// axis_matmul2x2
module axis_matmul2x2(
    input                       clk             ,
    input                       rst             ,
    input                       s_axis_tvalid   ,
    input     [31 : 0]          s_axis_tdata    ,
    input                       s_axis_tlast    ,
    output                      s_axis_tready   ,
    output                      m_axis_tvalid   ,
    output    [31 : 0]          m_axis_tdata    ,
    output                      m_axis_tlast    ,
    input                       m_axis_tready   
);
    wire [3:0]  io_in_a_0;
    wire [3:0]  io_in_a_1;
    wire [3:0]  io_in_b_0;
    wire [3:0]  io_in_b_1;
    wire [15:0] io_out_c_0;
    wire [15:0] io_out_c_1;
    assign io_in_a_0 = s_axis_tdata[00+:4];
    assign io_in_a_1 = s_axis_tdata[08+:4];
    assign io_in_b_0 = s_axis_tdata[16+:4];
    assign io_in_b_1 = s_axis_tdata[24+:4];
    assign m_axis_tdata = {io_out_c_1,io_out_c_0};
    assign m_axis_tlast = m_axis_tvalid;
    top u_top(
        .clock        (clk              ),
        .reset        (rst              ),
        .io_in_valid  (s_axis_tvalid    ),
        .io_out_ready (s_axis_tready    ),
        .io_in_a_0    (io_in_a_0        ),
        .io_in_a_1    (io_in_a_1        ),
        .io_in_b_0    (io_in_b_0        ),
        .io_in_b_1    (io_in_b_1        ),
        .io_in_c_0    (16'b0            ),
  ...
For scale: about 14,000 µm² of cells after synthesis.
Settings: LEC_CHECK=0, CAP_MARGIN=20, CORE_MARGIN=2, CORE_UTILIZATION=58, SLEW_MARGIN=20; clock period 4.11 ns.
run.sh (not shown) runs the stock make flow with config.mk's settings and CLKGATE_MAP_FILE=.
The starting point finished but failed the layout checks on setup timing.
Change:
--- a/flow/config.mk
+++ b/flow/config.mk
@@ -8,4 +8,4 @@
 export CAP_MARGIN = 20
 export CORE_MARGIN = 2
-export CORE_UTILIZATION = 58
+export CORE_UTILIZATION = 41
 export SLEW_MARGIN = 20
==> flow/constraint.sdc (replaced) <==
create_clock -name core_clock -period 7.16 [get_ports {clk}]
set_input_delay 1.4320 -clock core_clock [delete_from_list [all_inputs] [get_ports {clk}]]
set_output_delay 1.4320 -clock core_clock [all_outputs]
set_load 0.01 [all_outputs]
- The changed run finished clean
- worst setup slack improved by 2500 ps
- sequential power shrinks by 43%
- sequential share of layout area grows by 1.1 points
- clock power shrinks by 46%
- clock skew grows by 9.7 ps
- wire length shrinks by 4.8%

* * *

axis_matmul2x2 again, from the RTL that the note above started with.
## axis_matmul2x2
module axis_matmul2x2(
    input                       clk             ,
    input                       rst             ,
    input                       s_axis_tvalid   ,
    input     [31 : 0]          s_axis_tdata    ,
    input                       s_axis_tlast    ,
    output                      s_axis_tready   ,
    output                      m_axis_tvalid   ,
    output    [31 : 0]          m_axis_tdata    ,
    output                      m_axis_tlast    ,
    input                       m_axis_tready   
);
export LEC_CHECK = 0
export CAP_MARGIN = 20
export CORE_MARGIN = 4
export CORE_UTILIZATION = 51
export GPL_ROUTABILITY_DRIVEN = 1
export HOLD_SLACK_MARGIN = -0.07
export MAX_ROUTING_LAYER = met5
export MIN_ROUTING_LAYER = met2
export PLACE_DENSITY_LB_ADDON = 0.24
export SLEW_MARGIN = 20
create_clock -name core_clock -period 4.19 [get_ports {clk}]
The starting point finished with negative setup slack left.
==> next run, changes <==
==> flow/config.mk (replaced) <==
export PLATFORM = sky130hd
export DESIGN_NAME = axis_matmul2x2
export DESIGN_NICKNAME = axis_matmul2x2
export VERILOG_FILES = /design/flow/design.v
export SDC_FILE = /design/flow/constraint.sdc
export NUM_CORES = 4
export LEC_CHECK = 0
export CAP_MARGIN = 20
export CORE_MARGIN = 2
export CORE_UTILIZATION = 66
export CTS_CLUSTER_DIAMETER = 209
export SLEW_MARGIN = 20
==> flow/constraint.sdc (replaced) <==
create_clock -name core_clock -period 6.24 [get_ports {clk}]
set_input_delay 1.2480 -clock core_clock [delete_from_list [all_inputs] [get_ports {clk}]]
set_output_delay 1.2480 -clock core_clock [all_outputs]
set_load 0.01 [all_outputs]
Outcome:
- The new run produced a layout that fails on negative setup slack
- die size falls by a quarter to a third
- clock skew falls by 0.023 ns
- total power falls by a quarter to a third
- fmax falls slightly
- design area falls by a few percent
- clock-buffer cell count falls by 1
- setup slack improved by 1.9 ns
==> next run, changes <==
--- a/flow/config.mk
+++ b/flow/config.mk
@@ -10,2 +10 @@
-export CORE_UTILIZATION = 66
-export CTS_CLUSTER_DIAMETER = 209
+export CORE_UTILIZATION = 10
==> flow/constraint.sdc (replaced) <==
create_clock -name core_clock -period 9.59 [get_ports {clk}]
set_input_delay 1.9180 -clock core_clock [delete_from_list [all_inputs] [get_ports {clk}]]
set_output_delay 1.9180 -clock core_clock [all_outputs]
set_load 0.01 [all_outputs]
This time the run passed the timing, design-rule and antenna checks.
Total power shrinks by 34%.
Utilization went down by 64 points.
Global-route usage came out lower by 19 points.
Clock power decreases by 30%.
Cell area goes up by 11%.
Fmax goes down by 9.4%.
Worst hold slack gains 0.0086 ns.
==> next run, changes <==
--- a/flow/config.mk
+++ b/flow/config.mk
@@ -10 +10 @@
-export CORE_UTILIZATION = 10
+export CORE_UTILIZATION = 47
@@ -11,0 +12 @@
+export TNS_END_PERCENT = 85
==> flow/constraint.sdc (replaced) <==
create_clock -name core_clock -period 7.5 [get_ports {clk}]
set_input_delay 1.5000 -clock core_clock [delete_from_list [all_inputs] [get_ports {clk}]]
set_output_delay 1.5000 -clock core_clock [all_outputs]
set_load 0.01 [all_outputs]
Result:
- global-route usage came out higher by 13 points
- routed wire length came out lower by about a fifth
- via count came out lower slightly
- design area came out lower by roughly a tenth
==> next run, changes <==
--- a/flow/config.mk
+++ b/flow/config.mk
@@ -10 +10 @@
-export CORE_UTILIZATION = 47
+export CORE_UTILIZATION = 72
@@ -12 +11,0 @@
-export TNS_END_PERCENT = 85
==> flow/constraint.sdc (replaced) <==
create_clock -name core_clock -period 9.59 [get_ports {clk}]
set_input_delay 1.9180 -clock core_clock [delete_from_list [all_inputs] [get_ports {clk}]]
set_output_delay 1.9180 -clock core_clock [all_outputs]
set_load 0.01 [all_outputs]
What happened: The new run went through all stages and came out clean; via count rises by 3.4%; cell count decreases by 7.0%; power goes down by 21%; worst setup slack gets better by 1.9 ns; combinational power goes down by 19%; first-iteration DRC count is higher by 35%; non-clock buffer count fell by 2; clock power decreases by 21%; sequential power is lower by 22%; cell area went down by 1.1%.

* * *

run 1:
axis_matmul2x2 again, from the RTL that the note above started with.
==> flow/design.v (excerpt) <==
module axis_matmul2x2(
    input                       clk             ,
    input                       rst             ,
    input                       s_axis_tvalid   ,
    input     [31 : 0]          s_axis_tdata    ,
    input                       s_axis_tlast    ,
    output                      s_axis_tready   ,
    output                      m_axis_tvalid   ,
    output    [31 : 0]          m_axis_tdata    ,
    output                      m_axis_tlast    ,
    input                       m_axis_tready   
);
    wire [3:0]  io_in_a_0;
    wire [3:0]  io_in_a_1;
    wire [3:0]  io_in_b_0;
    wire [3:0]  io_in_b_1;
    wire [15:0] io_out_c_0;
    wire [15:0] io_out_c_1;
    assign io_in_a_0 = s_axis_tdata[00+:4];
    assign io_in_a_1 = s_axis_tdata[08+:4];
    assign io_in_b_0 = s_axis_tdata[16+:4];
    assign io_in_b_1 = s_axis_tdata[24+:4];
    assign m_axis_tdata = {io_out_c_1,io_out_c_0};
    assign m_axis_tlast = m_axis_tvalid;
    top u_top(
        .clock        (clk              ),
  ...
Settings: LEC_CHECK=0, CAP_MARGIN=20, CORE_MARGIN=2, CORE_UTILIZATION=72, PLACE_DENSITY_LB_ADDON=0.0, SLEW_MARGIN=20; clock period 5.76 ns.
Run 1 ran in full, but the layout does not pass; the checks complain about setup timing.
## Diff of input files: run 2 against run 1
- PLACE_DENSITY_LB_ADDON no longer set, was 0.0
- CORE_UTILIZATION now 40, was 72
- the clock period (ns, I/O delays scaled along) now 7.16, was 5.76
Results
Run 2 | status: complete | timing, DRC, antenna: pass
As far as worst hold slack is concerned, run 1 and run 2 perform about the same.
[diff] fmax, run 2 relative to run 1: regression
Per the comparison of run 2 with run 1, wire length after detailed routing went down by 7.5%, leakage dissipation comparable.
Between run 1 and run 2, the flow reports total of clock buffers placed in the layout increasing by more than 10%.
Die size grows by more than half when moving from run 1 to run 2.
Sort run 1 and run 2 by final worst setup slack, ascending, and run 1 comes first.
Changes in run 3 relative to run 2:
- CORE_UTILIZATION changed from 40 to 65
- the clock period (ns, I/O delays scaled along) changed from 7.16 to 3.98
==> results <==
Run 2: PASS, flow complete, no timing, DRC or antenna violations. Final checks on run 3, whose flow otherwise completed, came back failing, citing setup timing. Utilization for run 3: 31 points up relative to run 2. Run 2 → run 3: final area higher; ratio of final minimum period to clock period shows an increase of 65 points.
For run 4, these inputs were changed with respect to run 3:
- CORE_UTILIZATION changed from 65 to 40
- the clock period (ns, I/O delays scaled along) changed from 3.98 to 7.5
Findings:
- Run 4: done, clean on timing, DRC and antenna
- Delta(worst setup slack, run 4 - run 3) > 0
- The global routing usage on met3 of run 4 falls short of that of run 3 by 0.56 points.
- Share of total power in sequential cells was lower in run 4 than in run 3.
Here is what was changed in the inputs of run 5 compared with run 4.
- CORE_UTILIZATION: 40 -> 72
- PLACE_DENSITY: unset -> 0.79
- ABC_AREA: unset -> 1
- the clock period (ns, I/O delays scaled along): 7.5 -> 6.5
==> comparison <==
Run 4 finished every stage and its layout cleared the timing, design-rule and antenna checks.
Although it ran to completion, run 5 produced a layout that fails the final checks because of setup timing.
On worst hold slack, run 5 and run 4 are neck and neck.
Between run 4 and run 5, the flow reports total detailed-routing wirelength increasing by more than 10%.
Higher post-layout instance area was reported by run 4, not run 5.
| post-route setup TNS | run 5 vs run 4 | 0.018 ns lower |

* * *

## alpha
Starting RTL as in the previous note.
export LEC_CHECK = 0
export ABC_AREA = 1
export CAP_MARGIN = 40
export CORE_MARGIN = 2
export CORE_UTILIZATION = 72
export CTS_CLUSTER_DIAMETER = 384
export CTS_CLUSTER_SIZE = 15
export HOLD_SLACK_MARGIN = 0.29
export PLACE_DENSITY_LB_ADDON = 0.14
export SETUP_SLACK_MARGIN = -0.27
export SLEW_MARGIN = 20
create_clock -name core_clock -period 5.95 [get_ports {clk}]
The final report for alpha shows a completed flow and a layout that fails verification, specifically negative setup slack.
#### Input delta (beta over alpha)
- HOLD_SLACK_MARGIN removed (was 0.29)
- CTS_CLUSTER_SIZE removed (was 15)
- CTS_CLUSTER_DIAMETER changed from 384 to 209
- CAP_MARGIN changed from 40 to 20
- PLACE_DENSITY_LB_ADDON removed (was 0.14)
- SETUP_SLACK_MARGIN removed (was -0.27)
- the clock period (ns, I/O delays scaled along) changed from 5.95 to 5.55
Findings:
No crash in beta: every stage finished, but the layout fails its final checks due to negative setup slack. Final area (lower): alpha. The area growth from synthesis to layout of beta is higher than that of alpha. In the tables for alpha and beta, post-route clock period utilization reads higher with beta. Summary of beta over alpha: sequential fraction of total cell area lower, total wire length after detailed routing higher, fmax higher.
Changes in gamma relative to beta:
- CAP_MARGIN: 20 -> 0
- SETUP_SLACK_MARGIN: unset -> -0.43
- the clock period (ns, I/O delays scaled along): 5.55 -> 4.56
## What came out
[gamma] register-to-register slack fell 1.06 ns relative to beta
Comparing gamma against beta, there is no change at all in number of flip-flops and latches.
Internal power component deteriorates in gamma relative to beta.
The flow completed for gamma, but it is not clean: the layout still shows negative setup slack.
Looking at minimum clock period after layout across both flows, gamma is the weaker of the two, with beta ahead.
When gamma is measured against beta, its routed wire length turns out 810 µm higher.
Smallest hold slack of beta is on par with gamma.
On net total in the final layout: gamma sits above beta.
Comparing gamma against beta, there is no change at all in post-synthesis area per instance.
Input-level comparison between delta and gamma:
- swapping 0 for 20 in CAP_MARGIN
- putting PLACE_DENSITY_LB_ADDON at 0.08 where nothing was set
- swapping -0.43 for 1.5 in SETUP_SLACK_MARGIN
- swapping 4.56 for 5.55 in the clock period (ns, I/O delays scaled along)
Results
- On delta: area of combinational cells with multiple inputs is 0.40% higher than what gamma gave.
- ~same chip area in delta and gamma
- The flow completed for delta, but it is not clean: the layout still shows negative setup slack.
- Diff gamma -> delta: post-cts resize count now sits higher; final core utilization decreased by 1.1 points relative to the old numbers; via count of the first global-routing pass now sits higher; total power went down by about 20%.
- [compare] base=gamma new=delta: global-route usage +0.68 points; post-placement setup slack +1.03 ns; worst-margin pin slew -0.0066 ns; highest attainable clock frequency -1.0%.
- Side by side, critical path depth turned out lower in delta than in gamma.
Power is estimated from default activity; no workload was simulated.
